==> inputs of run B <==
// PPU
module PPU (
    input clk,
    input rst,
    input i_en,
    input [32-1:0] data_in,
    input [11:0] scaling_factor,
    output logic[6:0] data_out,
    output logic valid,
    output logic [31:0] data_in_out
);
logic [32 - 1:0] relu_out;
logic [32:0] data_shift;
logic [7:0] data_quant;
logic [8:0] data_temp;
always @(*) begin
    relu_out = (data_in[32 - 1])? 32'd0 : data_in;
    /*verilator lint_off WIDTHEXPAND*/
    /*verilator lint_off WIDTHTRUNC*/
    data_shift = ({relu_out, 1'b0} / scaling_factor);
    /*verilator lint_on WIDTHTRUNC*/
    /*verilator lint_on WIDTHEXPAND*/
    data_temp = (data_shift > 127)? 254 : data_shift[8:0] + {8'b0, data_shift[0]};
end
always @(posedge clk) begin
    if(rst) begin
        valid <= 1'd0;
        data_out <= 7'd0;
        data_in_out <= 32'd0;
    end
    else begin
        valid <= i_en;
        data_out <= (i_en)? data_temp[7:1] : 7'd0;
        data_in_out <= data_in;
    end
end
endmodule
clock: 120.0 ns
lec_check: 0
cap_margin: 20
cell_pad_in_sites_global_placement: 2
core_margin: 2
core_utilization: 40
cts_cluster_diameter: 78
cts_cluster_size: 21
gpl_timing_driven: 0
place_density: 0.95
setup_slack_margin: 1.19
slew_margin: 20
run.sh (not shown) runs the stock make flow with config.mk's settings and CLKGATE_MAP_FILE=.
==> run G (differences from run B) <==
CELL_PAD_IN_SITES_GLOBAL_PLACEMENT = unset   (was 2)
CORE_UTILIZATION = 57   (was 40)
CTS_CLUSTER_DIAMETER = unset   (was 78)
CTS_CLUSTER_SIZE = unset   (was 21)
GPL_TIMING_DRIVEN = unset   (was 0)
PLACE_DENSITY = unset   (was 0.95)
SETUP_SLACK_MARGIN = unset   (was 1.19)
TNS_END_PERCENT = 5   (was unset)
==> flow/constraint.sdc (replaced) <==
create_clock -name core_clock -period 98.5 [get_ports {clk}]
set_input_delay 19.7000 -clock core_clock [delete_from_list [all_inputs] [get_ports {clk}]]
set_output_delay 19.7000 -clock core_clock [all_outputs]
set_load 0.01 [all_outputs]
==> run R (differences from run B) <==
CELL_PAD_IN_SITES_GLOBAL_PLACEMENT = unset   (was 2)
CORE_UTILIZATION = 68   (was 40)
CTS_CLUSTER_DIAMETER = unset   (was 78)
CTS_CLUSTER_SIZE = unset   (was 21)
GPL_TIMING_DRIVEN = unset   (was 0)
PLACE_DENSITY = unset   (was 0.95)
SETUP_SLACK_MARGIN = unset   (was 1.19)
SLEW_MARGIN = 5   (was 20)
==> results.sh <==
# yosys + openroad results
export IMPL_path_clk_slew_ns=0.07
export IMPL_holdPathEnd="data_in_out[8]"
export IMPL_so_faults="negative setup slack"
export IMPL_wire_per_inst_um=20.10
export IMPL_syn2layout_area_growth_pct=33.68
export IMPL_status="complete, but fails checks"
export IMPL_setup_ws_ns=-2.422
export IMPL_num_vias=30512
export IMPL_grt_util_met2=0.7011
export IMPL_setup_violations=7
(the above is from run G)
==> results.sh <==
# yosys + openroad results
export IMPL_status="timing/DRC/antenna clean"
export IMPL_setup_ws_ns=4.352
export IMPL_grt_util_met2=0.7000
export IMPL_num_vias=27705
export IMPL_syn2layout_area_growth_pct=11.65
export IMPL_path_clk_slew_ns=0.08
(the above is from run R)
==> results.sh <==
# yosys + openroad results
export IMPL_status="timing/DRC/antenna clean"
export IMPL_setup_violations=0
export IMPL_grt_util_met2=0.4293
export IMPL_setup_ws_ns=5.988
export IMPL_path_clk_slew_ns=0.06
(the above is from run B)

* * *

==> inputs of build 34 <==
PPU again, from the RTL that the note above started with.
Settings: LEC_CHECK=0, ABC_AREA=0, CAP_MARGIN=0, CORE_ASPECT_RATIO=0.5, CORE_MARGIN=2, CORE_UTILIZATION=72, CTS_CLUSTER_SIZE=35, GPL_ROUTABILITY_DRIVEN=1, HOLD_SLACK_MARGIN=-0.1, MIN_ROUTING_LAYER=met1, PLACE_DENSITY=0.64, SLEW_MARGIN=40; clock period 111.0 ns.
==> inputs of build 28, as changes to build 34 <==
Settings changed: CORE_ASPECT_RATIO 0.5 to 1.05, CORE_UTILIZATION 72 to 65, CTS_CLUSTER_SIZE 35 to default, HOLD_SLACK_MARGIN -0.1 to default, MAX_ROUTING_LAYER from default to met4, PLACE_DENSITY 0.64 to default.
==> flow/constraint.sdc (replaced) <==
create_clock -name core_clock -period 147.0 [get_ports {clk}]
set_input_delay 29.4000 -clock core_clock [delete_from_list [all_inputs] [get_ports {clk}]]
set_output_delay 29.4000 -clock core_clock [all_outputs]
set_load 0.01 [all_outputs]
==> inputs of build 95, as changes to build 34 <==
Settings changed: ABC_AREA 0 to 1, CAP_MARGIN 0 to 20, CORE_ASPECT_RATIO 0.5 to default, CORE_UTILIZATION 72 to 65, CTS_CLUSTER_SIZE 35 to 76, GPL_ROUTABILITY_DRIVEN 1 to default, HOLD_SLACK_MARGIN -0.1 to 0.29, MIN_ROUTING_LAYER met1 to default, PLACE_DENSITY 0.64 to default, SLEW_MARGIN 40 to 20.
==> flow/constraint.sdc (replaced) <==
create_clock -name core_clock -period 61.7 [get_ports {clk}]
set_input_delay 12.3400 -clock core_clock [delete_from_list [all_inputs] [get_ports {clk}]]
set_output_delay 12.3400 -clock core_clock [all_outputs]
set_load 0.01 [all_outputs]
==> inputs of build 16, as changes to build 34 <==
Settings changed: ABC_AREA 0 to default, CAP_MARGIN 0 to 20, CORE_ASPECT_RATIO 0.5 to default, CORE_UTILIZATION 72 to 63, CTS_CLUSTER_SIZE 35 to default, GPL_ROUTABILITY_DRIVEN 1 to default, HOLD_SLACK_MARGIN -0.1 to -0.08, MIN_ROUTING_LAYER met1 to default, PLACE_DENSITY 0.64 to default, SLEW_MARGIN 40 to 20, TNS_END_PERCENT from default to 5.
==> flow/constraint.sdc (replaced) <==
create_clock -name core_clock -period 100.0 [get_ports {clk}]
set_input_delay 20.0000 -clock core_clock [delete_from_list [all_inputs] [get_ports {clk}]]
set_output_delay 20.0000 -clock core_clock [all_outputs]
set_load 0.01 [all_outputs]
==> qor summary <==
quantity                                                               build 16                                                               build 34        build 95         build 28
Outcome                                                finished with violations                                               finished with violations  did not finish   finished clean
Failing step                                                                  -                                                                      -    3_5_place_dp                -
Layout check failures                                      negative setup slack  max-capacitance violations, max-slew violations, negative setup slack               -                -
Ant. Diodes                                                                   4                                                                      6               -                2
TritonCTS clock tree                                                       done                                                                   done               -             done
Uppermost layer routed                                                     met5                                                                   met5               -             met4
Sink count of the clock tree                                                 40                                                                     40               -               40
Clock buffer depth                                                            2                                                                      2               -                2
Sink of the worst hold path                                     data_in_out[23]                                                        data_in_out[29]               -  data_in_out[27]
Required time reported for the critical path endpoint                 100.19 ns                                                              111.23 ns               -        147.21 ns
M2 GR Usage                                                               0.713                                                                  0.698               -            0.692
CORE AREA                                                            37400 um^2                                                             32100 um^2      42200 um^2       35900 um^2
Gate count of the mapped netlist                                           3358                                                                   3358            4484             3358
Worst Hold Margin                                                      20.29 ns                                                               22.50 ns               -         29.70 ns
Peak fanout along the critical path                                          14                                                                     30               -               34
Number of warning messages in the logs                                       33                                                                     30               -               30
Avg WL per Cell                                                         21.1 um                                                                25.0 um               -          19.4 um
Post-DP HPWL                                                           66000 um                                                               58800 um               -         60100 um
Number of setup violations in the final report                                7                                                                      7               -                0
Slowest cell on the critical path                                        nor4_2                                                                o31ai_1               -           and3_1
Mapped Area                                                          23700 um^2                                                             23700 um^2      28000 um^2       23700 um^2
Final layout net count                                                     4249                                                                   4011               -             3780
Full die area                                                        39300 um^2                                                             34500 um^2      44700 um^2       38100 um^2
